[flow/config.mk]
export PLATFORM = sky130hd
export DESIGN_NAME = alpacacorn
export DESIGN_NICKNAME = alpacacorn
export VERILOG_FILES = /design/flow/design.v
export SDC_FILE = /design/flow/constraint.sdc
export NUM_CORES = 4
export LEC_CHECK = 0
export ABC_AREA = 1
export CAP_MARGIN = 20
export CELL_PAD_IN_SITES_DETAIL_PLACEMENT = 0
export CORE_MARGIN = 2
export CORE_UTILIZATION = 68
export CTS_CLUSTER_DIAMETER = 291
export CTS_CLUSTER_SIZE = 23
export SETUP_SLACK_MARGIN = 0.2
export SLEW_MARGIN = 20
[flow/constraint.sdc]
create_clock -name core_clock -period 1.34 [get_ports {clk_i}]
set_input_delay 0.2680 -clock core_clock [delete_from_list [all_inputs] [get_ports {clk_i}]]
set_output_delay 0.2680 -clock core_clock [all_outputs]
set_load 0.01 [all_outputs]
[flow/design.v]
module ctr #(
	parameter ADR_WIDTH = 6
)(
	input wire clk_i,
	input wire rst_i,
	input wire carry_i,
	input wire [2-1:0] op_i,
	output reg [1-1:0] ctr_marmux_o,
	output reg [2-1:0] ctr_carrymux_o,
	output reg ctr_pc_reg_en_o,
	output reg ctr_a_reg_en_o,
	output reg ctr_mar_reg_en_o,
	output reg ctr_d_reg_en_o,
	output reg ctr_we_o,
	output reg [2-1:0] ctr_aluop_o
);
	localparam STATE_WIDTH = 12;
	localparam [STATE_WIDTH-1:0]
		s_fi	=	12'b000_000_000_001,
		s_rm	=	12'b000_000_000_010,
		s_nf	=	12'b000_000_000_100,
		s_nc	=	12'b000_000_001_000,
		s_af	=	12'b000_000_010_000,
		s_ac	=	12'b000_000_100_000,
		s_jc	=	12'b000_001_000_000,
		s_sw	=	12'b000_010_000_000,
		s_pm	=	12'b000_100_000_000,
		s_nw	=	12'b001_000_000_000,
		s_aw	=	12'b010_000_000_000,
		s_fw	=	12'b100_000_000_000;
	reg [STATE_WIDTH-1:0] current, next;
	always @(posedge clk_i) begin:sequential
		if (rst_i) begin
			current <= s_fi;
		end else begin
			current <= next;
		end
	end
	always @* begin:combnext
	case (current)
		s_fi:
			next = s_fw;
		s_fw:
			next = s_rm;
		s_rm:
			case (op_i)
				2'b00 : begin
					next = s_nf;
				end
				2'b01 : begin
					next = s_af;
				end
				2'b10 : begin
					next = s_sw;
				end
				2'b11 : begin
					if (carry_i) begin
						next = s_jc;
					end else begin
						next = s_fi;
					end
				end
				default:
					next = s_fi;
			endcase
		s_nf:
			next = s_nw;
                s_nw:
                        next = s_nc;
		s_nc:
			next = s_pm;
		s_af:
			next = s_aw;
                s_aw:
                        next = s_ac;
		s_ac:
			next = s_pm;
		s_jc:
			next = s_pm;
		s_sw:
			next = s_pm;
		s_pm:
			next = s_fi;
		default:
			next = s_fi;
	endcase
	end
	always @* begin:combout
	case(current)
		s_fi:
		begin
			ctr_pc_reg_en_o = 1'b1;
			ctr_marmux_o = 1'b1;
			ctr_mar_reg_en_o = 1'b0;
			ctr_aluop_o = 2'b01;
			ctr_a_reg_en_o = 1'b0;
			ctr_we_o = 1'b0;
			ctr_d_reg_en_o = 1'b0;
			ctr_carrymux_o = 2'b00;
		end
		s_fw:
		begin
			ctr_pc_reg_en_o = 1'b1;
			ctr_marmux_o = 1'b1;
			ctr_mar_reg_en_o = 1'b0;
			ctr_aluop_o = 2'b01;
			ctr_a_reg_en_o = 1'b0;
			ctr_we_o = 1'b0;
			ctr_d_reg_en_o = 1'b1;
			ctr_carrymux_o = 2'b00;
		end
		s_rm:
		begin
			ctr_pc_reg_en_o = 1'b0;
			ctr_marmux_o = 1'b0;
			ctr_mar_reg_en_o = 1'b1;
			ctr_aluop_o = 2'b01;
			ctr_a_reg_en_o = 1'b0;
			ctr_we_o = 1'b0;
			ctr_d_reg_en_o = 1'b0;
			ctr_carrymux_o = 2'b00;
		end
		s_nf:
		begin
			ctr_pc_reg_en_o = 1'b0;
			ctr_marmux_o = 1'b1;
			ctr_mar_reg_en_o = 1'b0;
			ctr_aluop_o = 2'b01;
			ctr_a_reg_en_o = 1'b0;
			ctr_we_o = 1'b0;
			ctr_d_reg_en_o = 1'b0;
			ctr_carrymux_o = 2'b00;
		end
		s_nw:
		begin
			ctr_pc_reg_en_o = 1'b0;
			ctr_marmux_o = 1'b1;
			ctr_mar_reg_en_o = 1'b0;
			ctr_aluop_o = 2'b01;
			ctr_a_reg_en_o = 1'b0;
			ctr_we_o = 1'b0;
			ctr_d_reg_en_o = 1'b1;
			ctr_carrymux_o = 2'b00;
		end
		s_nc:
		begin
			ctr_pc_reg_en_o = 1'b0;
			ctr_marmux_o = 1'b1;
			ctr_mar_reg_en_o = 1'b0;
			ctr_aluop_o = 2'b00;
			ctr_a_reg_en_o = 1'b1;
			ctr_we_o = 1'b0;
			ctr_d_reg_en_o = 1'b0;
			ctr_carrymux_o = 2'b01;
		end
		s_af:
		begin
			ctr_pc_reg_en_o = 1'b0;
			ctr_marmux_o = 1'b1;
			ctr_mar_reg_en_o = 1'b0;
			ctr_aluop_o = 2'b01;
			ctr_a_reg_en_o = 1'b0;
			ctr_we_o = 1'b0;
			ctr_d_reg_en_o = 1'b0;
			ctr_carrymux_o = 2'b00;
		end
		s_aw:
		begin
			ctr_pc_reg_en_o = 1'b0;
			ctr_marmux_o = 1'b1;
			ctr_mar_reg_en_o = 1'b0;
			ctr_aluop_o = 2'b01;
			ctr_a_reg_en_o = 1'b0;
			ctr_we_o = 1'b0;
			ctr_d_reg_en_o = 1'b1;
			ctr_carrymux_o = 2'b00;
		end
		s_ac:
		begin
			ctr_pc_reg_en_o = 1'b0;
			ctr_marmux_o = 1'b1;
			ctr_mar_reg_en_o = 1'b0;
			ctr_aluop_o = 2'b01;
			ctr_a_reg_en_o = 1'b1;
			ctr_we_o = 1'b0;
			ctr_d_reg_en_o = 1'b0;
			ctr_carrymux_o = 2'b01;
		end
		s_jc:
		begin
			ctr_pc_reg_en_o = 1'b0;
			ctr_marmux_o = 1'b1;
			ctr_mar_reg_en_o = 1'b0;
			ctr_aluop_o = 2'b01;
			ctr_a_reg_en_o = 1'b0;
			ctr_we_o = 1'b0;
			ctr_d_reg_en_o = 1'b0;
			ctr_carrymux_o = 2'b10;
		end
		s_sw:
		begin
			ctr_pc_reg_en_o = 1'b0;
			ctr_marmux_o = 1'b1;
			ctr_mar_reg_en_o = 1'b0;
			ctr_aluop_o = 2'b01;
			ctr_a_reg_en_o = 1'b0;
			ctr_we_o = 1'b1;
			ctr_d_reg_en_o = 1'b0;
			ctr_carrymux_o = 2'b00;
		end
		s_pm:
		begin
			ctr_pc_reg_en_o = 1'b0;
			ctr_marmux_o = 1'b1;
			ctr_mar_reg_en_o = 1'b1;
			ctr_aluop_o = 2'b01;
			ctr_a_reg_en_o = 1'b0;
			ctr_we_o = 1'b0;
			ctr_d_reg_en_o = 1'b0;
			ctr_carrymux_o = 2'b00;
		end
		default:
		begin
			ctr_pc_reg_en_o = 1'b0;
			ctr_marmux_o = 1'b1;
			ctr_mar_reg_en_o = 1'b1;
			ctr_aluop_o = 2'b01;
			ctr_a_reg_en_o = 1'b0;
			ctr_we_o = 1'b0;
			ctr_d_reg_en_o = 1'b0;
			ctr_carrymux_o = 2'b00;
		end
	endcase
	end
endmodule
module adr #(
	parameter ADR_WIDTH = 6
)(
	input wire clk_i,
	input wire rst_i,
	input wire [ADR_WIDTH-1:0] adr_i,
	input wire [1-1:0] ctr_marmux_i,
	input wire ctr_mar_reg_en_i,
	input wire ctr_pc_reg_en_i,
	output wire [ADR_WIDTH-1:0] adr_o
);
	reg [ADR_WIDTH-1:0] mar_reg;
	reg [ADR_WIDTH-1:0] mar_reg_next;
	reg [ADR_WIDTH-1:0] pc_reg;
	reg [ADR_WIDTH-1:0] pc_reg_next;
	always @(posedge clk_i) begin:seq
		if (rst_i) begin
			pc_reg <= 0;
			mar_reg <= 0;
		end else begin
			if (ctr_pc_reg_en_i) begin
				pc_reg <= pc_reg_next;
			end
			if (ctr_mar_reg_en_i) begin
				mar_reg <= mar_reg_next;
			end
		end
	end
	always @* begin:comb
		pc_reg_next = mar_reg + 1'd1;
		case (ctr_marmux_i)
			1'b0 : begin
				mar_reg_next = adr_i;
			end
			1'b1 : begin
				mar_reg_next = pc_reg;
			end
			default:
				mar_reg_next = pc_reg;
		endcase
	end
	assign adr_o = mar_reg;
endmodule
module dat #(
	parameter DATA_WIDTH = 8
)(
	input wire clk_i,
	input wire rst_i,
	input wire [DATA_WIDTH-1:0] data_i,
	input wire [2-1:0] ctr_aluop_i,
	input wire ctr_a_reg_en_i,
	input wire [2-1:0] ctr_carrymux_i,
	output wire carry_o,
	output wire [DATA_WIDTH-1:0] data_o
);
	reg [DATA_WIDTH-1:0] a_reg;
	reg [DATA_WIDTH-1:0] a_reg_next;
	reg carry_reg;
	reg carry_next;
	reg carry_alu;
	always @(posedge clk_i) begin:seq
		if (rst_i) begin
			a_reg <= 0;
			carry_reg <= 0;
		end else begin
			if (ctr_a_reg_en_i) begin
				a_reg <= a_reg_next;
			end
			carry_reg <= carry_next;
		end
	end
	always @* begin:comb
		case (ctr_aluop_i)
			2'b00 : begin
				{carry_alu, a_reg_next} =
					{1'b0, ~(a_reg | data_i)};
			end
			2'b01 : begin
				{carry_alu, a_reg_next} =
					a_reg + data_i;
			end
			2'b11 : begin
				{carry_alu, a_reg_next} = {1'b0, a_reg};
			end
			2'b10 : begin
				{carry_alu, a_reg_next} = {carry_reg, a_reg};
			end
			default:
				{carry_alu, a_reg_next} = {carry_reg, a_reg};
		endcase
		case (ctr_carrymux_i)
			2'b00 : begin
				carry_next = carry_reg;
			end
			2'b01 : begin
				carry_next = carry_alu;
			end
			2'b10 : begin
				carry_next = 0;
			end
			default:
				carry_next = carry_reg;
		endcase
	end
	assign data_o = a_reg;
	assign carry_o = carry_reg;
endmodule
module alpacacorn #(
	parameter ADR_WIDTH = 6,
	parameter DATA_WIDTH = 8
)(
	input wire clk_i,
	input wire rst_i,
	input wire [DATA_WIDTH-1:0] data_i,
	output wire [DATA_WIDTH-1:0] data_o,
	output wire [ADR_WIDTH-1:0] adr_o,
	output wire we_o
);
	wire carry_dat_ctr;
	wire [2-1:0] ctr_carrymux_ctr_dat;
	wire ctr_a_reg_en_ctr_dat;
	wire [1-1:0] ctr_marmux_ctr_adr;
	wire ctr_mar_reg_en_ctr_adr;
	wire ctr_pc_reg_en_ctr_adr;
	wire ctr_d_reg_en;
	wire [2-1:0] ctr_aluop_ctr_dat;
	reg [DATA_WIDTH-1:0] d_reg;
	always @(posedge clk_i) begin:seq
		if (rst_i) begin
			d_reg <= 0;
		end else begin
			if (ctr_d_reg_en) begin
				d_reg <= data_i;
			end
		end
	end
	ctr #(
		.ADR_WIDTH(ADR_WIDTH)
	) i_ctr (
		.clk_i(clk_i),
		.rst_i(rst_i),
		.carry_i(carry_dat_ctr),
		.op_i(d_reg[DATA_WIDTH-1:DATA_WIDTH-2]),
		.ctr_marmux_o(ctr_marmux_ctr_adr),
		.ctr_carrymux_o(ctr_carrymux_ctr_dat),
		.ctr_a_reg_en_o(ctr_a_reg_en_ctr_dat),
		.ctr_d_reg_en_o(ctr_d_reg_en),
		.ctr_mar_reg_en_o(ctr_mar_reg_en_ctr_adr),
		.ctr_pc_reg_en_o(ctr_pc_reg_en_ctr_adr),
		.ctr_aluop_o(ctr_aluop_ctr_dat),
		.ctr_we_o(we_o)
	);
	adr #(
		.ADR_WIDTH(ADR_WIDTH)
	) i_adr (
		.clk_i(clk_i),
		.rst_i(rst_i),
		.adr_i(d_reg[ADR_WIDTH-1:0]),
		.ctr_marmux_i(ctr_marmux_ctr_adr),
		.ctr_mar_reg_en_i(ctr_mar_reg_en_ctr_adr),
		.ctr_pc_reg_en_i(ctr_pc_reg_en_ctr_adr),
		.adr_o(adr_o)
	);
	dat #(
		.DATA_WIDTH(DATA_WIDTH)
	) i_dat (
		.clk_i(clk_i),
		.rst_i(rst_i),
		.data_i(d_reg),
		.ctr_aluop_i(ctr_aluop_ctr_dat),
		.ctr_carrymux_i(ctr_carrymux_ctr_dat),
		.ctr_a_reg_en_i(ctr_a_reg_en_ctr_dat),
		.carry_o(carry_dat_ctr),
		.data_o(data_o)
	);
endmodule
[flow/run.sh]
#!/bin/bash
# the make line also repeats each setting of config.mk as NAME=value (left out here)
make -C /OpenROAD-flow-scripts/flow DESIGN_CONFIG=/design/flow/config.mk WORK_HOME=/design/flow/orfs CLKGATE_MAP_FILE= finish
==> results of run 1 <==
==> metrics by stage <==
| step | power [W] | cell area [µm²] | worst slack (ns) | TNS (ns) | hold slack (ns) |
|---|---|---|---|---|---|
| floorplan | 0.00159 | 2190 | -0.0767 | -0.242 | 0.386 |
| global placement | 0.00179 | 2730 | -0.0987 | -0.522 | 0.415 |
| detailed placement | 0.00182 | 2730 | -0.187 | -1.14 | 0.405 |
==> metrics.log, run 1 <==
[report] implementation figures
INFO  metric placer_congestion = 0.861
INFO  metric ys.flop_type = dfxtp_1
INFO  metric most_frequently_used_cell_type_in_the_post_synthesis_netlist = inv_1
INFO  metric num_io_pins = 25
INFO  metric floorplan.nets = 311
INFO  metric synth-compound-area-share = 16.9%
INFO  metric chipArea = 0.00357 mm²
INFO  metric status = did not finish
INFO  metric registers_synthesis = 41
INFO  metric yosysTopAreaCell = dfxtp_1
INFO  metric ys_top_cells_by_count = inv_1, dfxtp_1, nand2_1
INFO  metric synth_async_sr_flop_share = 0%
INFO  metric synth.avg_cell_area = 7.50 µm²
INFO  metric core_util_floorplan = 70.5%
INFO  metric place_inst = 366
INFO  metric error_line = [ERROR DPL-0038] Utilization greater than 100%, impossible to legalize
INFO  metric die_w = 59.8 µm
INFO  metric synth.mux.area_fraction = 0%
INFO  metric post_synth_instance_area = 0.00212 mm²
INFO  metric area_leaders = dfxtp_1, ha_1, inv_1
INFO  metric enable_flop_cells = 0
INFO  metric simple_gate_area_share = 19.7%
INFO  metric synthDistinctLibCells = 35
INFO  metric seq_area_frac_synth = 38.8%
INFO  metric synthesis_area_per_yosys = 0.00212 mm²
INFO  metric yosysTopAreaCellShare = 38.8%
INFO  metric ys_sh_xor = 1.66%
INFO  metric numPortBuffers = 24
INFO  metric synthTopLogicFamily = simple AND/OR/NAND/NOR gates
INFO  metric die.size.y = 59.8 µm
INFO  metric number_of_cells_in_yosys_stat = 282
INFO  metric place.detailed.hpwl = 4130 µm
INFO  metric haltStage = 4_1_cts
INFO  metric placement_rows = 20
INFO  metric synthAdderAreaFrac = 11.6%
INFO  metric core = 0.00300 mm²
INFO  metric count_of_synthesis_stage_warnings_from_yosys = 4
INFO  metric synth_cells = 282
==> inputs of run 2 (changes only) <==
Settings changed: ABC_AREA 1 to default, CAP_MARGIN 20 to 25, CELL_PAD_IN_SITES_DETAIL_PLACEMENT 0 to default, CELL_PAD_IN_SITES_GLOBAL_PLACEMENT from default to 2, CORE_MARGIN 2 to 4, CORE_UTILIZATION 68 to 40, CTS_CLUSTER_DIAMETER 291 to 300, CTS_CLUSTER_SIZE 23 to 59, GPL_ROUTABILITY_DRIVEN from default to 0, GPL_TIMING_DRIVEN from default to 1, MAX_ROUTING_LAYER from default to met4, MIN_ROUTING_LAYER from default to met2, SETUP_SLACK_MARGIN 0.2 to default, SLEW_MARGIN 20 to 15.
Clock period 1.34 ns to 2.19 ns, I/O delays scaled along.
==> run 2 against run 1 <==
Die area rose by 76%. Synthesized cell count is 18% lower. Synthesized area down 4.1%. Now clean on timing, DRC and antenna.
==> metrics.log, run 2 <==
[metrics] run summary
INFO  metric worst_setup_path_startpoint = i_dat.a_reg[0]
INFO  metric die.size.y = 79.2 µm
INFO  metric cap_violations = 0
INFO  metric synthAdderAreaFrac = 12.1%
INFO  metric ys.flop_type = dfxtp_1
INFO  metric number_of_levels_in_the_clock_h_tree = 2
INFO  metric antenna-diode-count = 0
INFO  metric hp-class = reg -> reg
INFO  metric crit_path_top_delay_cell = dfxtp_2
INFO  metric power-per-cell-area = 672 mW/mm²
INFO  metric final_critical_path_setup_slack = 0.122 ns
INFO  metric worst-slew-pin-transition = 0.489 ns
INFO  metric timing.reg2reg.setup_slack = 0.12 ns
INFO  metric synthesis_area_per_yosys = 0.00203 mm²
INFO  metric drt_pre_antenna_iters = 8
INFO  metric critical_path.cell_chain = ha_4 > inv_1 > fa_2 > and2b_1 > o2111ai_1 > and4b_1 > or3_1 > a21oi_2
INFO  metric setup.worst_path.end = i_dat.carry_reg
INFO  metric min_path_cells = 2
INFO  metric hold_path_startpoint = i_ctr.current[4]
INFO  metric internal_power = 0.00130 W
INFO  metric final-instance-count-excl-fill = 328
INFO  metric crit_path_end_kind = register
INFO  metric clk_transition_reported_paths = 0.09 ns
INFO  metric first_pass_grt_wire_length = 7690 µm
INFO  metric hold_end = i_ctr.current[0]
INFO  metric drt.antenna.violating_nets = 0
INFO  metric floorplan.nets = 261
INFO  metric critical_path_peak_fanout = 4
INFO  metric ys_sh_xor = 3.88%
INFO  metric place.detailed.hpwl = 3280 µm
INFO  metric final_period_minus_worst_setup_slack = 2.07 ns
INFO  metric registers_synthesis = 41
INFO  metric post-route-period-util = 94.4%
INFO  metric die_w = 79.2 µm
INFO  metric sum_of_overflow_across_all_layers_after_global_routing = 0
INFO  metric worst_path_largest_cell_delay = 0.38 ns
INFO  metric crit-reg2reg-launch = i_dat.a_reg[0]
INFO  metric area_leaders = dfxtp_1, ha_1, mux2i_1
INFO  metric synth_cells = 232
INFO  metric enable_flop_cells = 0
INFO  metric synthToLayoutAreaGrowth = 24.5%
INFO  metric netSwitchingFraction = 23.2%
INFO  metric timing_worst_setup_path_type = reg -> reg
INFO  metric crit_buf_inv = 1
INFO  metric synth.avg_cell_area = 8.75 µm²
INFO  metric status = complete, no violations
INFO  metric logic_gate_share_of_total_power = 9.0%
INFO  metric maxSlewHeadroom = 67.1%
INFO  metric detailroute.via_count = 2,268
INFO  metric timing.final.hold_violations = 0
INFO  metric simple_gate_area_share = 18.2%
INFO  metric first_iter_violations = 196
INFO  metric worst_setup_start_kind = register
INFO  metric cts_tree = built
INFO  metric chipArea = 0.00628 mm²
INFO  metric total_switching_power = 0.000393 W
INFO  metric worst_skew = 0.00401 ns
INFO  metric layout.nets = 289
INFO  metric sequentialPower = 0.000800 W
INFO  metric yosysTopAreaCellShare = 40.4%
INFO  metric power_group_with_the_largest_share = sequential cells
INFO  metric clock_sink_count = 41
INFO  metric synth_async_sr_flop_share = 0%
INFO  metric synth.mux.area_fraction = 7.89%
INFO  metric cts_hold_buf = 0
INFO  metric synth-compound-area-share = 12.0%
INFO  metric pre_cts_slack = 0.0555 ns
INFO  metric log.warning_count = 36
INFO  metric num_io_pins = 25
INFO  metric post_drt_wl_per_cell = 14.2 µm
INFO  metric place_area = 0.00236 mm²
INFO  metric crit_arrival = 2.30 ns
INFO  metric worstSetupPathDepth = 8
INFO  metric cp.required = 2.42 ns
INFO  metric placement_rows = 25
INFO  metric most_frequently_used_cell_type_in_the_post_synthesis_netlist = dfxtp_1
INFO  metric synthDistinctLibCells = 34
INFO  metric core_util_floorplan = 42.1%
INFO  metric reg2reg_depth = 8
INFO  metric cts_root_buffer = clkbuf_8
INFO  metric numPortBuffers = 24
INFO  metric first_global_vias = 2,468
INFO  metric ir_drop_worst_vdd = 0.359 mV
INFO  metric share_of_total_power_in_the_clock_network = 43.9%
INFO  metric power.clock.total = 0.000746 W
INFO  metric total_leakage_power = 1.00 nW
INFO  metric synthTopLogicFamily = simple AND/OR/NAND/NOR gates
INFO  metric design_area = 0.00253 mm²
INFO  metric detail_route.wirelength = 4650 µm
INFO  metric via_per_inst = 6.91
INFO  metric cts_max_path_buffers = 2
INFO  metric number_of_cells_in_yosys_stat = 232
INFO  metric yosysTopAreaCell = dfxtp_1
INFO  metric grt_start_max_net_pins = 22
INFO  metric clk_latency = 0.29 ns
INFO  metric comb_power = 0.000152 W
INFO  metric timing.final.setup_violations = 0
INFO  metric drcViolationCount = 0
INFO  metric groute.usage.overall = 24.3%
INFO  metric seq_area_frac_synth = 40.4%
INFO  metric count_of_synthesis_stage_warnings_from_yosys = 4
INFO  metric cts-buffers-inserted = 5
INFO  metric critical_register_to_register_path_endpoint = i_dat.carry_reg
INFO  metric grt_antenna_before_repair = 0
INFO  metric timing.fmax = 483 MHz
INFO  metric post_synth_instance_area = 0.00203 mm²
INFO  metric seq_power_share = 47.1%
INFO  metric cp_top_family = simple AND/OR/NAND/NOR gates
INFO  metric ys_top_cells_by_count = dfxtp_1, nor2_1, a21oi_1
INFO  metric core = 0.00482 mm²
INFO  metric timing.final.max_slew_violations = 0
INFO  metric place_inst = 319
## run 2: cell type report
| cell class | instances | area, µm² |
|---|---|---|
| Sequential cell | 41 | 826 |
| Timing Repair Buffer | 31 | 293 |
| Clock inverter | 3 | 68.8 |
| Clock buffer | 5 | 68.8 |
| Multi-Input combinational cell | 162 | 1110 |
| Inverter | 19 | 71.3 |
| Fill cell | 477 | 2290 |
| Tap cell | 67 | 83.8 |
## run 2: stage by stage
stage               total power, W  hold WS (ns)  utilization (%)  setup TNS, ns
CTS                        0.00172         0.427             51.8              0
global placement          0.000964         0.391             48.9              0
global route               0.00178         0.475             52.4        -0.0107
finish                     0.00170         0.426             52.4              0
detailed placement        0.000968         0.405             48.9              0
floorplan                 0.000907         0.382                -              0
## run 2: layer usage
layer | share of wire, % | wire length [µm] | GRT usage [%]
met5 | 0 | 0 | -
met1 | 0 | 0 | -
met2 | 58 | 2700 | 28.0
met4 | 2.7 | 127 | 5.15
met3 | 39 | 1820 | 32.0
## run 2: timing repair
item,4_1_cts,5_1_grt
endpoints found under the setup margin,0,2
hold endpoints to repair,0,0
buffers inserted,0,1
gates resized,0,7
==> inputs of run 3 (changes only) <==
Settings changed: CELL_PAD_IN_SITES_GLOBAL_PLACEMENT 2 to default, CTS_CLUSTER_DIAMETER 300 to 176, GPL_TIMING_DRIVEN 1 to 0.
==> run 3 against run 2 <==
Global-route usage shrank 1.2 points. Clock power shrank 16%. Design area shrank 1.7%. Synthesized cell count is the same. Utilization shrank 0.91 points. Still clean. First-iteration DRC count grew 29%. Sequential power shrank 0.9%. Via count grew 1.5%.
==> metrics.log, run 3 <==
[metrics] run summary
INFO  metric cap_violations = 0
INFO  metric synthAdderAreaFrac = 12.1%
INFO  metric enable_flop_cells = 0
INFO  metric power.total = 0.00157 W
INFO  metric synth_async_sr_flop_share = 0%
INFO  metric drcViolationCount = 0
INFO  metric seq_power_share = 50.4%
INFO  metric synthToLayoutAreaGrowth = 22.3%
INFO  metric setup.worst_path.end = i_dat.carry_reg
INFO  metric timing_worst_setup_path_type = reg -> reg
INFO  metric status = complete, no violations
INFO  metric worstSetupPathDepth = 8
INFO  metric core_util_floorplan = 42.1%
INFO  metric drt_pre_antenna_iters = 47
INFO  metric power.clock.total = 0.000627 W
INFO  metric worst_skew = 0.00342 ns
INFO  metric share_of_total_power_in_the_clock_network = 39.8%
INFO  metric num_io_pins = 25
INFO  metric simple_gate_area_share = 18.2%
INFO  metric sequentialPower = 0.000793 W
INFO  metric detailroute.via_count = 2,303
INFO  metric count_of_synthesis_stage_warnings_from_yosys = 4
INFO  metric reg2reg_depth = 8
INFO  metric internal_power = 0.00118 W
INFO  metric clock_sink_count = 41
INFO  metric number_of_cells_in_yosys_stat = 232
INFO  metric power-per-cell-area = 634 mW/mm²
INFO  metric log.warning_count = 34
INFO  metric final_critical_path_setup_slack = 0.133 ns
INFO  metric ys_top_cells_by_count = dfxtp_1, nor2_1, a21oi_1
INFO  metric synth-compound-area-share = 12.0%
INFO  metric crit_buf_inv = 1
INFO  metric cp.required = 2.41 ns
INFO  metric area_leaders = dfxtp_1, ha_1, mux2i_1
INFO  metric cp_top_family = simple AND/OR/NAND/NOR gates
INFO  metric ys.flop_type = dfxtp_1
INFO  metric place_inst = 323
INFO  metric chipArea = 0.00628 mm²
INFO  metric total_leakage_power = 0.978 nW
INFO  metric numPortBuffers = 24
INFO  metric synthesis_area_per_yosys = 0.00203 mm²
INFO  metric hold_path_startpoint = i_ctr.current[4]
INFO  metric floorplan.nets = 261
INFO  metric yosysTopAreaCell = dfxtp_1
INFO  metric total_switching_power = 0.000391 W
INFO  metric clk_latency = 0.29 ns
INFO  metric post-route-period-util = 93.9%
INFO  metric most_frequently_used_cell_type_in_the_post_synthesis_netlist = dfxtp_1
INFO  metric ys_sh_xor = 3.88%
INFO  metric crit-reg2reg-launch = d_reg[0]
INFO  metric worst-slew-pin-transition = 0.857 ns
INFO  metric place.detailed.hpwl = 3200 µm
INFO  metric cts_root_buffer = clkbuf_8
INFO  metric drt.antenna.violating_nets = 0
INFO  metric maxSlewHeadroom = 42.5%
INFO  metric worst_setup_start_kind = register
INFO  metric final_period_minus_worst_setup_slack = 2.06 ns
INFO  metric die.size.y = 79.2 µm
INFO  metric timing.reg2reg.setup_slack = 0.13 ns
INFO  metric fill_cells = 500
INFO  metric detail_route.wirelength = 4370 µm
INFO  metric cts_max_path_buffers = 2
INFO  metric die_w = 79.2 µm
INFO  metric cts-buffers-inserted = 5
INFO  metric rsz0062_at_grt = false
INFO  metric synth_cells = 232
INFO  metric synth.mux.area_fraction = 7.89%
INFO  metric crit_path_end_kind = register
INFO  metric timing.final.hold_violations = 0
INFO  metric ir_drop_worst_vdd = 0.445 mV
INFO  metric synth.avg_cell_area = 8.75 µm²
INFO  metric seq_area_frac_synth = 40.4%
INFO  metric hold_end = i_ctr.current[0]
INFO  metric hp-class = reg -> reg
INFO  metric first_pass_grt_wire_length = 7250 µm
INFO  metric cts_tree = built
INFO  metric synthTopLogicFamily = simple AND/OR/NAND/NOR gates
INFO  metric critical_register_to_register_path_endpoint = i_dat.carry_reg
INFO  metric timing.final.setup_violations = 0
INFO  metric logic_gate_share_of_total_power = 9.8%
INFO  metric groute.usage.overall = 23.2%
INFO  metric core = 0.00482 mm²
INFO  metric grt_antenna_before_repair = 0
INFO  metric placement_rows = 25
INFO  metric post_synth_instance_area = 0.00203 mm²
INFO  metric post_drt_wl_per_cell = 13.2 µm
INFO  metric comb_power = 0.000155 W
INFO  metric combGateArea = 0.00110 mm²
INFO  metric via_per_inst = 6.96
INFO  metric layout.nets = 292
INFO  metric pre_cts_slack = 0.0562 ns
INFO  metric final-instance-count-excl-fill = 331
INFO  metric area.sequential = 828 µm²
INFO  metric critical_path_peak_fanout = 4
INFO  metric crit_path_top_delay_cell = dfxtp_4
INFO  metric netSwitchingFraction = 24.8%
INFO  metric first_global_vias = 2,408
INFO  metric number_of_levels_in_the_clock_h_tree = 2
INFO  metric timing.fmax = 486 MHz
INFO  metric power_group_with_the_largest_share = sequential cells
INFO  metric worst_setup_path_startpoint = d_reg[0]
INFO  metric synthDistinctLibCells = 34
INFO  metric critical_path.cell_chain = ha_2 > inv_1 > fa_2 > and2b_1 > o2111ai_1 > and4b_1 > or3_1 > a21oi_1
INFO  metric timing.final.max_slew_violations = 0
INFO  metric crit_arrival = 2.28 ns
INFO  metric yosysTopAreaCellShare = 40.4%
INFO  metric tns = 0 ns
INFO  metric grt_start_max_net_pins = 15
INFO  metric sum_of_overflow_across_all_layers_after_global_routing = 0
INFO  metric clk_transition_reported_paths = 0.09 ns
INFO  metric antenna-diode-count = 0
INFO  metric first_iter_violations = 252
INFO  metric registers_synthesis = 41
INFO  metric min_path_cells = 2
INFO  metric worst_path_largest_cell_delay = 0.37 ns
run 3: metrics by stage:
step / cell area [µm²] / hold slack (ns) / utilization (%)
finish: 2480 / 0.459 / 51.5
detailed placement: 2350 / 0.420 / 48.9
CTS: 2470 / 0.440 / 51.2
global route: 2480 / 0.483 / 51.5
global placement: 2350 / 0.420 / 48.9
floorplan: 2030 / 0.382 / -
run 3: repair_timing:
action | 4_1_cts | 5_1_grt
resized | 0 | 7
endpoints found under the hold margin | 0 | 0
setup endpoints to repair | 0 | 2
hold buffers | 0 | 0
buffers inserted | 0 | 0
run 3: final cells by class:
cell class | instances | area share (%)
plain buffers | 10 | 1.71
well taps | 67 | 3.38
clock buffers | 5 | 2.77
inverters | 19 | 2.87
clock inverters | 3 | 1.86
multi-input cells | 162 | 44.4
repair buffers | 24 | 9.68
flip-flops and latches | 41 | 33.4
run 3: layer usage:
layer | vias to the layer above | wire length (µm) | GRT usage (%) | share of wire, %
li1 | 838 | - | - | -
met1 | 840 | 0 | - | 0
met2 | 579 | 2240 | 25.4 | 51
met3 | 46 | 1870 | 32.7 | 43
met4 | 0 | 267 | 4.12 | 6.1
met5 | - | 0 | - | 0
==> inputs of run 4 (changes only) <==
Settings changed: CAP_MARGIN 25 to 35, CORE_MARGIN 4 to 2, HOLD_SLACK_MARGIN from default to 0.22.
Clock period 2.19 ns to 2.5 ns, I/O delays scaled along.
==> run 4 against run 3 <==
Largest cell class unchanged. Clock-buffer cell count stayed put. Worst hold slack lost 0.0045 ns. Largest power group unchanged. Sequential share of layout area grew 0.17 points. Total power down 18%. Utilization decreased by 0.73 points. Synthesized area is the same. Highest routed layer unchanged.
==> metrics.log, run 4 <==
[metrics] run summary
INFO  metric synthTopLogicFamily = simple AND/OR/NAND/NOR gates
INFO  metric area.sequential = 821 µm²
INFO  metric cp.required = 2.73 ns
INFO  metric critical_path_peak_fanout = 4
INFO  metric post-cts-setup-buffer-count = 0
INFO  metric ys_sh_xor = 3.88%
INFO  metric sequentialPower = 0.000696 W
INFO  metric cts_root_buffer = clkbuf_8
INFO  metric worst_setup_path_startpoint = d_reg[0]
INFO  metric post_cts_resized = 0
INFO  metric placement_rows = 25
INFO  metric worst_setup_start_kind = register
INFO  metric synth_cells = 232
INFO  metric reg2reg_depth = 8
INFO  metric count_of_synthesis_stage_warnings_from_yosys = 4
INFO  metric cap_violations = 0
INFO  metric detail_route.wirelength = 4290 µm
INFO  metric synth_async_sr_flop_share = 0%
INFO  metric drcViolationCount = 0
INFO  metric logic_gate_share_of_total_power = 10.5%
INFO  metric hp-class = reg -> reg
INFO  metric timing.fmax = 460 MHz
INFO  metric crit_path_top_delay_cell = dfxtp_1
INFO  metric final_period_minus_worst_setup_slack = 2.17 ns
INFO  metric worst_skew = 0.00773 ns
INFO  metric layout.nets = 292
INFO  metric first_global_vias = 2,343
INFO  metric rsz0062_at_grt = false
INFO  metric grt_start_max_net_pins = 16
INFO  metric setup.worst_path.end = i_dat.carry_reg
INFO  metric ys.flop_type = dfxtp_1
INFO  metric simple_gate_area_share = 18.2%
INFO  metric drt.antenna.violating_nets = 0
INFO  metric timing.final.max_slew_violations = 0
INFO  metric crit_path_end_kind = register
INFO  metric sum_of_overflow_across_all_layers_after_global_routing = 0
INFO  metric cp_top_family = simple AND/OR/NAND/NOR gates
INFO  metric total_leakage_power = 0.966 nW
INFO  metric yosysTopAreaCell = dfxtp_1
INFO  metric cts_max_path_buffers = 2
INFO  metric post_synth_instance_area = 0.00203 mm²
INFO  metric place.detailed.hpwl = 3120 µm
INFO  metric power-per-cell-area = 530 mW/mm²
INFO  metric post-route-period-util = 87.0%
INFO  metric first_iter_violations = 231
INFO  metric ys_top_cells_by_count = dfxtp_1, nor2_1, a21oi_1
INFO  metric synthesis_area_per_yosys = 0.00203 mm²
INFO  metric cts_tree = built
INFO  metric synthDistinctLibCells = 34
INFO  metric grt_antenna_before_repair = 0
INFO  metric crit-reg2reg-launch = d_reg[0]
INFO  metric worst-slew-pin-transition = 0.881 ns
INFO  metric num_io_pins = 25
INFO  metric timing_worst_setup_path_type = reg -> reg
INFO  metric detailroute.via_count = 2,261
INFO  metric numPortBuffers = 24
INFO  metric chipArea = 0.00566 mm²
INFO  metric worstSetupPathDepth = 8
INFO  metric hold_end = i_ctr.current[0]
INFO  metric comb_power = 0.000135 W
INFO  metric fill_cells = 485
INFO  metric via_per_inst = 6.83
INFO  metric ir_drop_worst_vdd = 0.347 mV
INFO  metric synth.mux.area_fraction = 7.89%
INFO  metric timing.final.setup_violations = 0
INFO  metric number_of_levels_in_the_clock_h_tree = 2
INFO  metric first_pass_grt_wire_length = 6850 µm
INFO  metric seq_area_frac_synth = 40.4%
INFO  metric number_of_cells_in_yosys_stat = 232
INFO  metric timing.reg2reg.setup_slack = 0.33 ns
INFO  metric share_of_total_power_in_the_clock_network = 35.8%
INFO  metric timing.final.hold_violations = 0
INFO  metric log.warning_count = 34
INFO  metric crit_arrival = 2.40 ns
INFO  metric synth-compound-area-share = 12.0%
INFO  metric hold_path_startpoint = i_ctr.current[4]
INFO  metric cts_hold_buf = 0
INFO  metric power.clock.total = 0.000464 W
INFO  metric die_w = 75.2 µm
INFO  metric critical_path.cell_chain = ha_1 > inv_1 > fa_1 > and2b_1 > o2111ai_1 > and4b_1 > or3_1 > a21oi_1
INFO  metric combGateArea = 0.00110 mm²
INFO  metric power.total = 0.00130 W
INFO  metric floorplan.nets = 261
INFO  metric enable_flop_cells = 0
INFO  metric synthToLayoutAreaGrowth = 20.6%
INFO  metric clock_sink_count = 41
INFO  metric clk_latency = 0.30 ns
INFO  metric cts-buffers-inserted = 5
INFO  metric internal_power = 0.000943 W
INFO  metric most_frequently_used_cell_type_in_the_post_synthesis_netlist = dfxtp_1
INFO  metric maxSlewHeadroom = 41.0%
INFO  metric synth.avg_cell_area = 8.75 µm²
INFO  metric clk_transition_reported_paths = 0.09 ns
INFO  metric core_util_floorplan = 42.1%
INFO  metric status = complete, no violations
INFO  metric seq_power_share = 53.7%
INFO  metric synthAdderAreaFrac = 12.1%
INFO  metric core = 0.00482 mm²
INFO  metric min_path_cells = 2
INFO  metric drt_pre_antenna_iters = 46
INFO  metric total_switching_power = 0.000353 W
INFO  metric crit_buf_inv = 1
INFO  metric die.size.y = 75.2 µm
INFO  metric area_leaders = dfxtp_1, ha_1, mux2i_1
INFO  metric yosysTopAreaCellShare = 40.4%
INFO  metric registers_synthesis = 41
INFO  metric tns = 0 ns
INFO  metric antenna-diode-count = 0
INFO  metric critical_register_to_register_path_endpoint = i_dat.carry_reg
INFO  metric post_drt_wl_per_cell = 13.0 µm
INFO  metric groute.usage.overall = 25.5%
INFO  metric worst_path_largest_cell_delay = 0.40 ns
INFO  metric power_group_with_the_largest_share = sequential cells
INFO  metric netSwitchingFraction = 27.3%
run 4: final cells by class:
class / count / share of cell area [%]
Clock inverter: 3 / 1.02
Sequential cell: 41 / 33.5
Buffer: 10 / 1.69
Tap cell: 67 / 3.43
Multi-Input combinational cell: 162 / 44.8
Inverter: 19 / 2.91
Clock buffer: 5 / 2.81
Timing Repair Buffer: 24 / 9.82
run 4: stage by stage:
step	setup WS, ns	std cells	hold slack [ns]	util (%)	area [µm²]
3_3_place_gp	0.305	323	0.420	48.9	2350
4_1_cts	0.321	331	0.448	50.8	2450
5_1_grt	0.211	331	0.465	50.8	2450
3_5_place_dp	0.343	323	0.419	48.9	2350
6_report	0.326	331	0.454	50.8	2450
2_1_floorplan	0.453	232	0.382	-	2030
run 4: layer usage:
metal	GRT usage, %	up-vias	part of all wire, %
li1	-	838	-
met1	-	840	0
met2	26.0	547	53
met3	38.3	36	42
met4	5.85	0	4.4
met5	-	-	0
==> inputs of run 5 (changes only) <==
Settings changed: CAP_MARGIN 35 to 20, CELL_PAD_IN_SITES_GLOBAL_PLACEMENT from default to 2, CORE_UTILIZATION 40 to 67, CTS_CLUSTER_DIAMETER 176 to default, CTS_CLUSTER_SIZE 59 to default, GPL_ROUTABILITY_DRIVEN 0 to default, GPL_TIMING_DRIVEN 0 to default, HOLD_SLACK_MARGIN 0.22 to default, MAX_ROUTING_LAYER met4 to met5, MIN_ROUTING_LAYER met2 to default, PLACE_DENSITY from default to 0.53, SLEW_MARGIN 15 to 20, TNS_END_PERCENT from default to 35.
Clock period 2.5 ns to 1.23 ns, I/O delays scaled along.
==> run 5 against run 4 <==
The run now fails in 3_1_place_gp_skip_io. Die area fell by 38%. Synthesized area did not move. Synthesized cell count did not move.
==> metrics.log, run 5 <==
[report] implementation figures
INFO  metric synthAdderAreaFrac = 12.1%
INFO  metric synth_cells = 232
INFO  metric chipArea = 0.00349 mm²
INFO  metric enable_flop_cells = 0
INFO  metric synthTopLogicFamily = simple AND/OR/NAND/NOR gates
INFO  metric number_of_cells_in_yosys_stat = 232
INFO  metric simple_gate_area_share = 18.2%
INFO  metric ys_top_cells_by_count = dfxtp_1, nor2_1, a21oi_1
INFO  metric synth.avg_cell_area = 8.75 µm²
INFO  metric yosysTopAreaCellShare = 40.4%
INFO  metric yosysTopAreaCell = dfxtp_1
INFO  metric post_synth_instance_area = 0.00203 mm²
INFO  metric synthDistinctLibCells = 34
INFO  metric synth.mux.area_fraction = 7.89%
INFO  metric ys_sh_xor = 3.88%
INFO  metric synth-compound-area-share = 12.0%
INFO  metric placement_rows = 19
INFO  metric most_frequently_used_cell_type_in_the_post_synthesis_netlist = dfxtp_1
INFO  metric die.size.y = 59.0 µm
INFO  metric status = did not finish
INFO  metric synth_async_sr_flop_share = 0%
INFO  metric registers_synthesis = 41
INFO  metric seq_area_frac_synth = 40.4%
INFO  metric haltStage = 3_1_place_gp_skip_io
INFO  metric core = 0.00281 mm²
INFO  metric area_leaders = dfxtp_1, ha_1, mux2i_1
INFO  metric floorplan.nets = 261
INFO  metric synthesis_area_per_yosys = 0.00203 mm²
INFO  metric ys.flop_type = dfxtp_1
INFO  metric core_util_floorplan = 72.3%
INFO  metric die_w = 59.0 µm
INFO  metric count_of_synthesis_stage_warnings_from_yosys = 4
INFO  metric error_line = [ERROR GPL-0301] Utilization 129.911 % exceeds 100%.
==> inputs of run 6 (changes only) <==
Settings changed: CELL_PAD_IN_SITES_GLOBAL_PLACEMENT 2 to default, CORE_UTILIZATION 67 to 61, CTS_CLUSTER_SIZE from default to 42, HOLD_SLACK_MARGIN from default to 0.27, MAX_ROUTING_LAYER met5 to default, PLACE_DENSITY 0.53 to default, SETUP_SLACK_MARGIN from default to 0.55, TNS_END_PERCENT 35 to 5.
Clock period 1.23 ns to 2.19 ns, I/O delays scaled along.
==> run 6 against run 5 <==
Die area grew 9.2%. Now clean on timing, DRC and antenna. Synthesized cell count is the same. Synthesized area is the same.
==> metrics.log, run 6 <==
[metrics] run summary
INFO  metric maxSlewHeadroom = 69.2%
INFO  metric enable_flop_cells = 0
INFO  metric numPortBuffers = 24
INFO  metric first_iter_violations = 88
INFO  metric floorplan.nets = 261
INFO  metric layout.nets = 291
INFO  metric synthAdderAreaFrac = 12.1%
INFO  metric area.sequential = 830 µm²
INFO  metric pre_cts_slack = 0.225 ns
INFO  metric final-instance-count-excl-fill = 307
INFO  metric logic_gate_share_of_total_power = 10.4%
INFO  metric die_w = 61.7 µm
INFO  metric critical_path.cell_chain = ha_4 > inv_2 > fa_2 > and2b_1 > o2111ai_1 > and4b_1 > or3_1 > a21oi_2
INFO  metric timing_worst_setup_path_type = reg -> reg
INFO  metric simple_gate_area_share = 18.2%
INFO  metric chipArea = 0.00380 mm²
INFO  metric power.clock.total = 0.000524 W
INFO  metric synthDistinctLibCells = 34
INFO  metric combGateArea = 0.00111 mm²
INFO  metric hold_path_startpoint = i_ctr.current[4]
INFO  metric drt_pre_antenna_iters = 4
INFO  metric num_io_pins = 25
INFO  metric hp-class = reg -> reg
INFO  metric log.warning_count = 39
INFO  metric placement_rows = 20
INFO  metric worst-slew-pin-transition = 0.457 ns
INFO  metric cts-buffers-inserted = 5
INFO  metric count_of_synthesis_stage_warnings_from_yosys = 4
INFO  metric place_inst = 295
INFO  metric netSwitchingFraction = 24.2%
INFO  metric sequentialPower = 0.000797 W
INFO  metric min_path_cells = 2
INFO  metric clk_latency = 0.35 ns
INFO  metric crit_path_end_kind = register
INFO  metric crit-reg2reg-launch = d_reg[0]
INFO  metric design_area = 0.00247 mm²
INFO  metric detail_route.wirelength = 4220 µm
INFO  metric most_frequently_used_cell_type_in_the_post_synthesis_netlist = dfxtp_1
INFO  metric first_pass_grt_wire_length = 6950 µm
INFO  metric core_util_floorplan = 65.4%
INFO  metric setup.worst_path.end = i_dat.carry_reg
INFO  metric fill_cells = 229
INFO  metric post_drt_wl_per_cell = 13.7 µm
INFO  metric sum_of_overflow_across_all_layers_after_global_routing = 0
INFO  metric number_of_cells_in_yosys_stat = 232
INFO  metric rsz0062_at_grt = true
INFO  metric timing.final.setup_violations = 0
INFO  metric via_per_inst = 5.44
INFO  metric power_group_with_the_largest_share = sequential cells
INFO  metric final_period_minus_worst_setup_slack = 1.93 ns
INFO  metric synth.mux.area_fraction = 7.89%
INFO  metric worst_setup_path_startpoint = d_reg[0]
INFO  metric crit_arrival = 2.23 ns
INFO  metric post-route-period-util = 88.4%
INFO  metric groute.usage.overall = 24.8%
INFO  metric place_area = 0.00234 mm²
INFO  metric crit_buf_inv = 1
INFO  metric synthTopLogicFamily = simple AND/OR/NAND/NOR gates
INFO  metric drcViolationCount = 0
INFO  metric detailroute.via_count = 1,671
INFO  metric status = complete, no violations
INFO  metric final_core_utilization = 79.5%
INFO  metric total_leakage_power = 0.992 nW
INFO  metric synth-compound-area-share = 12.0%
INFO  metric cp_top_family = simple AND/OR/NAND/NOR gates
INFO  metric area_leaders = dfxtp_1, ha_1, mux2i_1
INFO  metric drt.antenna.violating_nets = 0
INFO  metric cts_max_path_buffers = 2
INFO  metric cts_root_buffer = clkbuf_4
INFO  metric power-per-cell-area = 598 mW/mm²
INFO  metric first_global_vias = 1,596
INFO  metric synth_cells = 232
INFO  metric seq_area_frac_synth = 40.4%
INFO  metric reg2reg_depth = 8
INFO  metric core = 0.00310 mm²
INFO  metric cp.required = 2.49 ns
INFO  metric yosysTopAreaCell = dfxtp_1
INFO  metric timing.fmax = 517 MHz
INFO  metric synthesis_area_per_yosys = 0.00203 mm²
INFO  metric worst_skew = 0.00685 ns
INFO  metric worstSetupPathDepth = 8
INFO  metric post_synth_instance_area = 0.00203 mm²
INFO  metric seq_power_share = 54.1%
INFO  metric grt_start_max_net_pins = 22
INFO  metric registers_synthesis = 41
INFO  metric ir_drop_worst_vdd = 0.459 mV
INFO  metric ys.flop_type = dfxtp_1
INFO  metric cap_violations = 0
INFO  metric timing.reg2reg.setup_slack = 0.26 ns
INFO  metric synthToLayoutAreaGrowth = 21.5%
INFO  metric antenna-diode-count = 0
INFO  metric place.detailed.hpwl = 3130 µm
INFO  metric die.size.y = 61.7 µm
INFO  metric number_of_levels_in_the_clock_h_tree = 2
INFO  metric total_switching_power = 0.000356 W
INFO  metric cts_tree = built
INFO  metric grt_antenna_before_repair = 0
INFO  metric clock_sink_count = 41
INFO  metric synth.avg_cell_area = 8.75 µm²
INFO  metric ys_sh_xor = 3.88%
INFO  metric worst_setup_start_kind = register
INFO  metric tns = 0 ns
INFO  metric critical_path_peak_fanout = 3
INFO  metric timing.final.max_slew_violations = 0
INFO  metric worst_path_largest_cell_delay = 0.38 ns
INFO  metric placer_congestion = 0.825
INFO  metric clk_transition_reported_paths = 0.13 ns
INFO  metric crit_path_top_delay_cell = dfxtp_4
INFO  metric yosysTopAreaCellShare = 40.4%
INFO  metric timing.final.hold_violations = 0
INFO  metric comb_power = 0.000153 W
INFO  metric final_critical_path_setup_slack = 0.255 ns
INFO  metric critical_register_to_register_path_endpoint = i_dat.carry_reg
INFO  metric share_of_total_power_in_the_clock_network = 35.5%
INFO  metric internal_power = 0.00112 W
INFO  metric synth_async_sr_flop_share = 0%
INFO  metric ys_top_cells_by_count = dfxtp_1, nor2_1, a21oi_1
INFO  metric hold_end = i_ctr.current[0]
-- run 6: layout make-up --
class / count / share of cell area, %
multi-input combinational: 162 / 45.2
sequential: 41 / 33.6
tap: 44 / 2.23
clock inverter: 2 / 1.47
timing repair buffer: 33 / 12.5
clock buffer: 6 / 2.08
inverter: 19 / 2.89
-- run 6: what timing repair did --
item,CTS,global route
hold buffers,0,0
gates resized,1,2
cloned,0,0
pin swaps,3,2
setup endpoints to repair,27,28
buffers inserted,4,0
-- run 6: routing by layer --
metal | GRT usage [%] | up-vias | wire length (µm)
li1 | - | 841 | -
met1 | 30.0 | 775 | 1860
met2 | 43.9 | 49 | 2110
met3 | 5.46 | 6 | 215
met4 | 7.60 | 0 | 36
met5 | 0 | - | 0
-- run 6: stage by stage --
stage	hold WS [ns]	power, W
after floorplan	0.382	0.000906
after global placement	0.396	0.000956
after detailed placement	0.396	0.000964
after CTS	0.425	0.00148
after global routing	0.444	0.00154
final	0.429	0.00147
==> inputs of run 7 (changes only) <==
Settings changed: ABC_AREA from default to 1, CORE_ASPECT_RATIO from default to 0.72, CORE_UTILIZATION 61 to 72, CTS_CLUSTER_DIAMETER from default to 360, CTS_CLUSTER_SIZE 42 to 98, HOLD_SLACK_MARGIN 0.27 to default, PLACE_DENSITY_LB_ADDON from default to 0.13, SETUP_SLACK_MARGIN 0.55 to 0.16, TNS_END_PERCENT 5 to default.
Clock period 2.19 ns to 0.543 ns, I/O delays scaled along.
==> run 7 against run 6 <==
The flow now stops in 3_3_place_gp. Die area decreased by 11%. Synthesized cell count rose by 22%. Synthesized area rose by 4.3%.
==> metrics.log, run 7 <==
[report] implementation figures
INFO  metric seq_area_frac_synth = 38.8%
INFO  metric num_io_pins = 25
INFO  metric synthAdderAreaFrac = 11.6%
INFO  metric status = did not finish
INFO  metric synth-compound-area-share = 16.9%
INFO  metric synthTopLogicFamily = simple AND/OR/NAND/NOR gates
INFO  metric most_frequently_used_cell_type_in_the_post_synthesis_netlist = inv_1
INFO  metric synth.mux.area_fraction = 0%
INFO  metric ys_top_cells_by_count = inv_1, dfxtp_1, nand2_1
INFO  metric count_of_synthesis_stage_warnings_from_yosys = 4
INFO  metric registers_synthesis = 41
INFO  metric ys.flop_type = dfxtp_1
INFO  metric enable_flop_cells = 0
INFO  metric core = 0.00276 mm²
INFO  metric area_leaders = dfxtp_1, ha_1, inv_1
INFO  metric chipArea = 0.00339 mm²
INFO  metric number_of_cells_in_yosys_stat = 282
INFO  metric ys_sh_xor = 1.66%
INFO  metric post_synth_instance_area = 0.00212 mm²
INFO  metric error_line = [ERROR FLW-0024] Place density exceeds 1.0 (current PLACE_DENSITY_LB_ADDON =  0.13). Please check if the value of  PLACE_DENSITY_LB_ADDON is between 0 and 0.99.
INFO  metric die_w = 67.9 µm
INFO  metric floorplan.nets = 311
INFO  metric synth_cells = 282
INFO  metric yosysTopAreaCell = dfxtp_1
INFO  metric synthDistinctLibCells = 35
INFO  metric die.size.y = 50.0 µm
INFO  metric synth_async_sr_flop_share = 0%
INFO  metric simple_gate_area_share = 19.7%
INFO  metric yosysTopAreaCellShare = 38.8%
INFO  metric core_util_floorplan = 76.6%
INFO  metric synthesis_area_per_yosys = 0.00212 mm²
INFO  metric placement_rows = 16
INFO  metric haltStage = 3_3_place_gp
INFO  metric synth.avg_cell_area = 7.50 µm²
==> inputs of run 8 (changes only) <==
Settings changed: ABC_AREA 1 to default, CELL_PAD_IN_SITES_DETAIL_PLACEMENT from default to 1, CORE_ASPECT_RATIO 0.72 to 0.5, CORE_UTILIZATION 72 to 57, CTS_CLUSTER_DIAMETER 360 to 203, CTS_CLUSTER_SIZE 98 to 100, HOLD_SLACK_MARGIN from default to -0.09, PLACE_DENSITY from default to 0.35, PLACE_DENSITY_LB_ADDON 0.13 to default, SETUP_SLACK_MARGIN 0.16 to default, TNS_END_PERCENT from default to 20.
Clock period 0.543 ns to 2.5 ns, I/O delays scaled along.
==> run 8 against run 7 <==
The run now finishes clean. Synthesized area is 4.1% lower. Synthesized cell count is 18% lower. Die area is 20% higher.
==> metrics.log, run 8 <==
[metrics] run summary
INFO  metric status = complete, no violations
INFO  metric number_of_levels_in_the_clock_h_tree = 2
INFO  metric worst_setup_path_startpoint = i_dat.a_reg[0]
INFO  metric synth.mux.area_fraction = 7.89%
INFO  metric yosysTopAreaCellShare = 40.4%
INFO  metric ys_top_cells_by_count = dfxtp_1, nor2_1, a21oi_1
INFO  metric cts-buffers-inserted = 5
INFO  metric synthToLayoutAreaGrowth = 19.5%
INFO  metric detail_route.wirelength = 7760 µm
INFO  metric log.warning_count = 38
INFO  metric cp.required = 2.72 ns
INFO  metric detailroute.via_count = 1,952
INFO  metric worstSetupPathDepth = 8
INFO  metric grt_antenna_before_repair = 0
INFO  metric synth-compound-area-share = 12.0%
INFO  metric clock_sink_count = 41
INFO  metric num_io_pins = 25
INFO  metric crit_path_end_kind = register
INFO  metric crit-reg2reg-launch = i_dat.a_reg[0]
INFO  metric power-per-cell-area = 550 mW/mm²
INFO  metric cp_top_family = simple AND/OR/NAND/NOR gates
INFO  metric post_cts_resized = 0
INFO  metric synthTopLogicFamily = simple AND/OR/NAND/NOR gates
INFO  metric critical_path_peak_fanout = 4
INFO  metric whs = 0.502 ns
INFO  metric rsz0062_at_grt = false
INFO  metric fill_cells = 389
INFO  metric die_w = 88.4 µm
INFO  metric most_frequently_used_cell_type_in_the_post_synthesis_netlist = dfxtp_1
INFO  metric cts_root_buffer = clkbuf_8
INFO  metric groute.usage.overall = 41.1%
INFO  metric final_period_minus_worst_setup_slack = 2.45 ns
INFO  metric place_area = 0.00233 mm²
INFO  metric hold_end = i_ctr.current[1]
INFO  metric placer_congestion = 0.797
INFO  metric cap_violations = 0
INFO  metric yosysTopAreaCell = dfxtp_1
INFO  metric maxSlewHeadroom = 37.7%
INFO  metric worst-slew-pin-transition = 0.930 ns
INFO  metric tns = 0 ns
INFO  metric final_core_utilization = 71.0%
INFO  metric min_path_cells = 1
INFO  metric hp-class = reg -> reg
INFO  metric timing.final.hold_violations = 0
INFO  metric total_leakage_power = 0.967 nW
INFO  metric timing_worst_setup_path_type = reg -> reg
INFO  metric synthesis_area_per_yosys = 0.00203 mm²
INFO  metric clk_transition_reported_paths = 0.10 ns
INFO  metric floorplan.nets = 261
INFO  metric power.clock.total = 0.000471 W
INFO  metric cts_hold_buf = 0
INFO  metric simple_gate_area_share = 18.2%
INFO  metric numPortBuffers = 24
INFO  metric count_of_synthesis_stage_warnings_from_yosys = 4
INFO  metric synth_cells = 232
INFO  metric registers_synthesis = 41
INFO  metric layout.nets = 286
INFO  metric ys_sh_xor = 3.88%
INFO  metric post_drt_wl_per_cell = 25.1 µm
INFO  metric crit_buf_inv = 1
INFO  metric comb_power = 0.000154 W
INFO  metric seq_area_frac_synth = 40.4%
INFO  metric design_area = 0.00242 mm²
INFO  metric total_switching_power = 0.000392 W
INFO  metric synth_async_sr_flop_share = 0%
INFO  metric number_of_cells_in_yosys_stat = 232
INFO  metric placement_rows = 15
INFO  metric via_per_inst = 6.32
INFO  metric worst_path_largest_cell_delay = 0.43 ns
INFO  metric timing.reg2reg.setup_slack = 0.05 ns
INFO  metric grt_start_max_net_pins = 31
INFO  metric internal_power = 0.000942 W
INFO  metric critical_register_to_register_path_endpoint = i_dat.carry_reg
INFO  metric post-route-period-util = 97.9%
INFO  metric timing.final.max_slew_violations = 0
INFO  metric first_pass_grt_wire_length = 11,600 µm
INFO  metric hold_path_startpoint = i_ctr.current[0]
INFO  metric ir_drop_worst_vdd = 0.384 mV
INFO  metric area_leaders = dfxtp_1, ha_1, mux2i_1
INFO  metric power_group_with_the_largest_share = sequential cells
INFO  metric clk_latency = 0.31 ns
INFO  metric sum_of_overflow_across_all_layers_after_global_routing = 0
INFO  metric chipArea = 0.00408 mm²
INFO  metric synthAdderAreaFrac = 12.1%
INFO  metric crit_path_top_delay_cell = fa_1
INFO  metric cts_max_path_buffers = 2
INFO  metric logic_gate_share_of_total_power = 11.6%
INFO  metric core = 0.00342 mm²
INFO  metric first_global_vias = 2,098
INFO  metric synth.avg_cell_area = 8.75 µm²
INFO  metric drcViolationCount = 0
INFO  metric synthDistinctLibCells = 34
INFO  metric ys.flop_type = dfxtp_1
INFO  metric drt_pre_antenna_iters = 5
INFO  metric share_of_total_power_in_the_clock_network = 35.4%
INFO  metric sequentialPower = 0.000708 W
INFO  metric netSwitchingFraction = 29.4%
INFO  metric critical_path.cell_chain = ha_1 > inv_1 > fa_1 > and2b_1 > o2111ai_1 > and4b_1 > or3_1 > a21oi_1
INFO  metric enable_flop_cells = 0
INFO  metric setup.worst_path.end = i_dat.carry_reg
INFO  metric post-cts-setup-buffer-count = 0
INFO  metric drt.antenna.violating_nets = 0
INFO  metric die.size.y = 46.2 µm
INFO  metric crit_arrival = 2.67 ns
INFO  metric first_iter_violations = 156
INFO  metric timing.fmax = 409 MHz
INFO  metric cts_tree = built
INFO  metric timing.final.setup_violations = 0
INFO  metric reg2reg_depth = 8
INFO  metric worst_skew = 0.00914 ns
INFO  metric worst_setup_start_kind = register
INFO  metric seq_power_share = 53.1%
INFO  metric place.detailed.hpwl = 4560 µm
INFO  metric core_util_floorplan = 59.4%
INFO  metric post_synth_instance_area = 0.00203 mm²
INFO  metric antenna-diode-count = 0
==> run 8: area by class of cell <==
| type | instances | area (µm²) | area share, % |
|---|---|---|---|
| multi-input cells | 162 | 1100 | 45.2 |
| flip-flops and latches | 41 | 821 | 33.8 |
| inverters | 19 | 71.3 | 2.94 |
| repair buffers | 28 | 283 | 11.7 |
| clock buffers | 5 | 68.8 | 2.84 |
| clock inverters | 3 | 21.3 | 0.877 |
| well taps | 51 | 63.8 | 2.63 |
==> run 8: per-stage QoR <==
| stage | worst slack, ns | cells | power (W) |
|---|---|---|---|
| 2_1_floorplan | 0.453 | 232 | 0.000794 |
| 5_1_grt | 0.00877 | 309 | 0.00136 |
| 3_5_place_dp | 0.229 | 301 | 0.000859 |
| 6_report | 0.0522 | 309 | 0.00133 |
| 4_1_cts | 0.0946 | 309 | 0.00132 |
| 3_3_place_gp | 0.433 | 301 | 0.000843 |
==> run 8: layer usage <==
layer  routed length [µm]  part of all wire, %  vias to the layer above  track usage [%]
met2                 3700                   48                      125             72.6
met3                  565                  7.3                       42             12.5
met1                 3120                   40                      943             45.7
met4                  378                  4.9                        0             22.4
li1                     -                    -                      842                -
met5                    0                    0                        -                0
==> inputs of run 9 (changes only) <==
Settings changed: CELL_PAD_IN_SITES_DETAIL_PLACEMENT 1 to default, CORE_ASPECT_RATIO 0.5 to default, CORE_UTILIZATION 57 to 70, CTS_CLUSTER_DIAMETER 203 to default, CTS_CLUSTER_SIZE 100 to default, HOLD_SLACK_MARGIN -0.09 to default, PLACE_DENSITY 0.35 to 0.62, TNS_END_PERCENT 20 to default.
Clock period 2.5 ns to 2.04 ns, I/O delays scaled along.
==> run 9 against run 8 <==
Still clean. Utilization grew 16 points. Fmax rose by 22%. Clock-buffer cell count unchanged. Largest cell class unchanged.
==> metrics.log, run 9 <==
[metrics] run summary
INFO  metric drt.antenna.violating_nets = 0
INFO  metric crit_buf_inv = 1
INFO  metric critical_path.cell_chain = ha_4 > inv_1 > fa_2 > and2b_1 > o2111ai_1 > and4b_1 > or3_1 > a21oi_1
INFO  metric share_of_total_power_in_the_clock_network = 26.4%
INFO  metric registers_synthesis = 41
INFO  metric most_frequently_used_cell_type_in_the_post_synthesis_netlist = dfxtp_1
INFO  metric die_w = 57.8 µm
INFO  metric synth.avg_cell_area = 8.75 µm²
INFO  metric cts_tree = built
INFO  metric sum_of_overflow_across_all_layers_after_global_routing = 0
INFO  metric num_io_pins = 25
INFO  metric timing.reg2reg.setup_slack = 0.03 ns
INFO  metric hp-class = reg -> reg
INFO  metric power-per-cell-area = 580 mW/mm²
INFO  metric total_switching_power = 0.000364 W
INFO  metric synthAdderAreaFrac = 12.1%
INFO  metric design_area = 0.00240 mm²
INFO  metric worst_setup_path_startpoint = d_reg[0]
INFO  metric timing.final.setup_violations = 0
INFO  metric maxSlewHeadroom = 68.5%
INFO  metric synthToLayoutAreaGrowth = 18.5%
INFO  metric crit_path_end_kind = register
INFO  metric ys.flop_type = dfxtp_1
INFO  metric place.detailed.hpwl = 3460 µm
INFO  metric cp.required = 2.31 ns
INFO  metric timing_worst_setup_path_type = reg -> reg
INFO  metric enable_flop_cells = 0
INFO  metric cap_violations = 0
INFO  metric seq_area_frac_synth = 40.4%
INFO  metric crit_path_top_delay_cell = dfxtp_2
INFO  metric antenna-diode-count = 0
INFO  metric total_leakage_power = 0.974 nW
INFO  metric count_of_synthesis_stage_warnings_from_yosys = 4
INFO  metric place_area = 0.00234 mm²
INFO  metric crit_arrival = 2.28 ns
INFO  metric number_of_levels_in_the_clock_h_tree = 2
INFO  metric detailroute.via_count = 1,691
INFO  metric drt_pre_antenna_iters = 4
INFO  metric seq_power_share = 61.5%
INFO  metric logic_gate_share_of_total_power = 12.1%
INFO  metric final_period_minus_worst_setup_slack = 2.01 ns
INFO  metric core_util_floorplan = 73.6%
INFO  metric worst-slew-pin-transition = 0.473 ns
INFO  metric reg2reg_depth = 8
INFO  metric synthesis_area_per_yosys = 0.00203 mm²
INFO  metric post_synth_instance_area = 0.00203 mm²
INFO  metric grt_antenna_before_repair = 0
INFO  metric clk_latency = 0.33 ns
INFO  metric setup.worst_path.end = i_dat.carry_reg
INFO  metric min_path_cells = 2
INFO  metric timing.final.hold_violations = 0
INFO  metric clk_transition_reported_paths = 0.12 ns
INFO  metric worstSetupPathDepth = 8
INFO  metric hold_path_startpoint = i_ctr.current[4]
INFO  metric sequentialPower = 0.000857 W
INFO  metric drcViolationCount = 0
INFO  metric worst_skew = 0.00592 ns
INFO  metric timing.final.max_slew_violations = 0
INFO  metric power.clock.total = 0.000367 W
INFO  metric ys_sh_xor = 3.88%
INFO  metric status = complete, no violations
INFO  metric hold_end = i_ctr.current[0]
INFO  metric placer_congestion = 0.880
INFO  metric number_of_cells_in_yosys_stat = 232
INFO  metric area_leaders = dfxtp_1, ha_1, mux2i_1
INFO  metric tns = 0 ns
INFO  metric detail_route.wirelength = 4660 µm
INFO  metric layout.nets = 292
INFO  metric synthDistinctLibCells = 34
INFO  metric core = 0.00276 mm²
INFO  metric numPortBuffers = 24
INFO  metric post-route-period-util = 98.5%
INFO  metric via_per_inst = 5.77
INFO  metric simple_gate_area_share = 18.2%
INFO  metric synth.mux.area_fraction = 7.89%
INFO  metric synthTopLogicFamily = simple AND/OR/NAND/NOR gates
INFO  metric ys_top_cells_by_count = dfxtp_1, nor2_1, a21oi_1
INFO  metric comb_power = 0.000169 W
INFO  metric cts_max_path_buffers = 2
INFO  metric clock_sink_count = 41
INFO  metric cts_root_buffer = clkbuf_4
INFO  metric chipArea = 0.00335 mm²
INFO  metric placement_rows = 19
INFO  metric first_pass_grt_wire_length = 7530 µm
INFO  metric internal_power = 0.00103 W
INFO  metric log.warning_count = 36
INFO  metric power_group_with_the_largest_share = sequential cells
INFO  metric cts-buffers-inserted = 5
INFO  metric worst_path_largest_cell_delay = 0.38 ns
INFO  metric yosysTopAreaCell = dfxtp_1
INFO  metric worst_setup_start_kind = register
INFO  metric groute.usage.overall = 29.4%
INFO  metric first_global_vias = 1,718
INFO  metric crit-reg2reg-launch = d_reg[0]
INFO  metric netSwitchingFraction = 26.1%
INFO  metric yosysTopAreaCellShare = 40.4%
INFO  metric grt_start_max_net_pins = 22
INFO  metric synth_cells = 232
INFO  metric ir_drop_worst_vdd = 0.744 mV
INFO  metric cp_top_family = simple AND/OR/NAND/NOR gates
INFO  metric first_iter_violations = 91
INFO  metric critical_path_peak_fanout = 2
INFO  metric post_drt_wl_per_cell = 15.9 µm
INFO  metric critical_register_to_register_path_endpoint = i_dat.carry_reg
INFO  metric synth_async_sr_flop_share = 0%
INFO  metric final_core_utilization = 87.2%
INFO  metric synth-compound-area-share = 12.0%
INFO  metric timing.fmax = 498 MHz
INFO  metric die.size.y = 57.8 µm
INFO  metric floorplan.nets = 261
-- run 9: cell type report --
type                    instances  area, µm²
multi-input cells             162       1110
flip-flops and latches         41        826
fillers                       156        353
repair buffers                 34        315
inverters                      19       71.3
well taps                      31       38.8
clock buffers                   5       37.5
clock inverters                 1       5.00
-- run 9: repair_timing --
| action | 4_1_cts | 5_1_grt |
|---|---|---|
| endpoints found under the setup margin | 0 | 2 |
| gates resized | 0 | 6 |
| hold buffers | 0 | 0 |
| buffers inserted | 0 | 0 |
-- run 9: through the flow --
step / total power [W] / instances / hold slack [ns] / worst slack [ns]
after floorplan: 0.000973 / 232 / 0.382 / 0.0510
after global placement: 0.00103 / 287 / 0.392 / 0.0710
after detailed placement: 0.00104 / 287 / 0.400 / 0.0264
after CTS: 0.00139 / 293 / 0.436 / 0.00560
after global routing: 0.00145 / 293 / 0.459 / -0.0337
final: 0.00139 / 293 / 0.428 / 0.0312
-- run 9: metal layers --
metal | track usage (%) | vias to the layer above | part of all wire (%)
met4 | 6.98 | 0 | 1.6
met2 | 53.2 | 43 | 53
met1 | 35.0 | 794 | 42
met3 | 6.92 | 8 | 4.1
met5 | 0 | - | 0
li1 | - | 846 | -
Power is estimated from default activity; no workload was simulated.
